==> trial 3: inputs <==
==> flow/design.v <==
module Cfu (
    input               cmd_valid,
    output              cmd_ready,
    input      [9:0]    cmd_payload_function_id,
    input      [31:0]   cmd_payload_inputs_0,
    input      [31:0]   cmd_payload_inputs_1,
    output reg          rsp_valid,
    input               rsp_ready,
    output reg [31:0]   rsp_payload_outputs_0,
    input               reset,
    input               clk
);
    wire signed [15:0] prod_0, prod_1, prod_2, prod_3;
    assign prod_0 = ($signed(cmd_payload_inputs_0[7:0])) * $signed(cmd_payload_inputs_1[7:0]);
    assign prod_1 = ($signed(cmd_payload_inputs_0[15:8])) * $signed(cmd_payload_inputs_1[15:8]);
    assign prod_2 = ($signed(cmd_payload_inputs_0[23:16])) * $signed(cmd_payload_inputs_1[23:16]);
    assign prod_3 = ($signed(cmd_payload_inputs_0[31:24])) * $signed(cmd_payload_inputs_1[31:24]);
    wire signed [31:0] sum_prods;
    assign sum_prods = prod_0 + prod_1 + prod_2 + prod_3;
    assign cmd_ready = ~rsp_valid;   
    always @(posedge clk) begin
        if (reset) begin
            rsp_payload_outputs_0 <= 32'b0;
            rsp_valid <= 1'b0;
        end else if (rsp_valid) begin
                rsp_valid <= ~rsp_ready;
            end else if (cmd_valid) begin
                    rsp_valid <= 1'b1;
                    rsp_payload_outputs_0 <= |cmd_payload_function_id[9:3]
                        ? 32'b0
                        : rsp_payload_outputs_0 + sum_prods;
                end
            end
endmodule
==> flow/run.sh <==
#!/bin/bash
# the make line also repeats each setting of config.mk as NAME=value (left out here)
make -C /OpenROAD-flow-scripts/flow DESIGN_CONFIG=/design/flow/config.mk WORK_HOME=/design/flow/orfs CLKGATE_MAP_FILE= finish
==> flow/config.mk <==
export PLATFORM = sky130hd
export DESIGN_NAME = Cfu
export DESIGN_NICKNAME = Cfu
export VERILOG_FILES = /design/flow/design.v
export SDC_FILE = /design/flow/constraint.sdc
export NUM_CORES = 4
export LEC_CHECK = 0
export CAP_MARGIN = 0
export CORE_ASPECT_RATIO = 0.5
export CORE_MARGIN = 2
export CORE_UTILIZATION = 25
export CTS_CLUSTER_DIAMETER = 292
export CTS_CLUSTER_SIZE = 99
export PLACE_DENSITY = 0.81
export SETUP_SLACK_MARGIN = -0.58
export SLEW_MARGIN = 20
==> flow/constraint.sdc <==
create_clock -name core_clock -period 12.0 [get_ports {clk}]
set_input_delay 2.4000 -clock core_clock [delete_from_list [all_inputs] [get_ports {clk}]]
set_output_delay 2.4000 -clock core_clock [all_outputs]
set_load 0.01 [all_outputs]
==> trial 29: changes against trial 3 <==
==> flow/config.mk (replaced) <==
export PLATFORM = sky130hd
export DESIGN_NAME = Cfu
export DESIGN_NICKNAME = Cfu
export VERILOG_FILES = /design/flow/design.v
export SDC_FILE = /design/flow/constraint.sdc
export NUM_CORES = 4
export LEC_CHECK = 0
export CAP_MARGIN = 20
export CORE_MARGIN = 2
export CORE_UTILIZATION = 71
export PLACE_DENSITY_LB_ADDON = 0.24
export SLEW_MARGIN = 20
export TNS_END_PERCENT = 5
==> flow/constraint.sdc (replaced) <==
create_clock -name core_clock -period 9.92 [get_ports {clk}]
set_input_delay 1.9840 -clock core_clock [delete_from_list [all_inputs] [get_ports {clk}]]
set_output_delay 1.9840 -clock core_clock [all_outputs]
set_load 0.01 [all_outputs]
==> results <==
- The first-iteration DRC count of trial 29 is 2.7 times that of trial 3.
- Against trial 3, the clock skew of trial 29 is higher by 16 ps.
- Against trial 29, the core utilization of trial 3 is lower by 62 points.
- Against trial 3, the cell count of trial 29 is smaller by about 13%.
- Between trial 3 and trial 29, the lower critical path depth is in trial 3 (gap 3).
- Between trial 3 and trial 29, the lower sequential share of layout area is in trial 29 (gap 0.29 points).
- Trial 29 completed, yet does not pass: setup timing. Trial 3 finished with timing, DRC and antenna clean.
- Clock-buffer cell count is the same in trial 3 and trial 29.
==> figures <==
Status: trial 3 no timing/DRC/antenna violations; trial 29 failed layout checks
Reasons for failing layout checks: trial 3 -; trial 29 setup timing
Timing startpoint of the critical path: trial 3 cmd_payload_inputs_0[29]; trial 29 cmd_payload_inputs_0[28]
Core region area: trial 3 54130 µm²; trial 29 18890 µm²
Core occupancy in the finished layout: trial 3 0.2974; trial 29 0.9158
Met3 WL post-DR: trial 3 1025 µm; trial 29 6352 µm
Initial core utilization: trial 3 0.2549; trial 29 0.7302
Critical path peak fanout: trial 3 8; trial 29 6
Max stage delay cell, worst path: trial 3 sky130_fd_sc_hd__clkdlybuf4s50_1; trial 29 sky130_fd_sc_hd__fa_1
Final net count: trial 3 2139; trial 29 2329
Required time of the critical path: trial 3 12200 ps; trial 29 10100 ps
Post-route clock skew: trial 3 3.017 ps; trial 29 19.15 ps
Routed len/inst: trial 3 13.55 µm; trial 29 25.19 µm
Layout-to-synthesis area ratio: trial 3 1.1668x; trial 29 1.2541x
Global-route usage over all layers: trial 3 0.1147; trial 29 0.4585
Die footprint: trial 3 57190 µm²; trial 29 20560 µm²

========
==> inputs of run a <==
Starts from the design.v that is shown in full above.
Settings: LEC_CHECK=0, CAP_MARGIN=20, CORE_MARGIN=2, CORE_UTILIZATION=72, CTS_CLUSTER_DIAMETER=388, PLACE_DENSITY=0.36, SLEW_MARGIN=20; clock period 5.45 ns.
run.sh (not shown) runs the stock make flow with config.mk's settings and CLKGATE_MAP_FILE=.
==> run b (differences from run a) <==
Settings changed: CORE_UTILIZATION 72 to 59, CTS_CLUSTER_DIAMETER 388 to unset, PLACE_DENSITY 0.36 to unset.
==> flow/constraint.sdc (replaced) <==
create_clock -name core_clock -period 9.78 [get_ports {clk}]
set_input_delay 1.9560 -clock core_clock [delete_from_list [all_inputs] [get_ports {clk}]]
set_output_delay 1.9560 -clock core_clock [all_outputs]
set_load 0.01 [all_outputs]
==> results.yml <==
# physical design summary
run_status:
  status: "failed layout checks"
  so_faults: "setup timing"
placed_design:
  dp_cells: 2078
  post-place-ws_ps: -1280
clock_network:
  cts_resized: 454
  cts_setup_buffers: 37
grt:
  grt_usage: 0.291
  grt.overflow.total: 0
final_timing:
  setup_violations: 8
  fin_ws_ps: -223
the above is filed under run b

==> results.yml <==
# implementation run metrics
run_status:
  status: "stopped before the end"
  haltStage: "global routing (5_1_grt)"
  stop_error: "[ERROR GRT-0116] Global routing finished with congestion. Check the congestion regions in the DRC Viewer."
grt:
  grt_usage: 0.773
clock_network:
  cts_resized: 482
  cts_setup_buffers: 69
placed_design:
  dp_cells: 2008
  post-place-ws_ps: -4640
synthesis:
  numSynthFlops: 33
the above is filed under run a

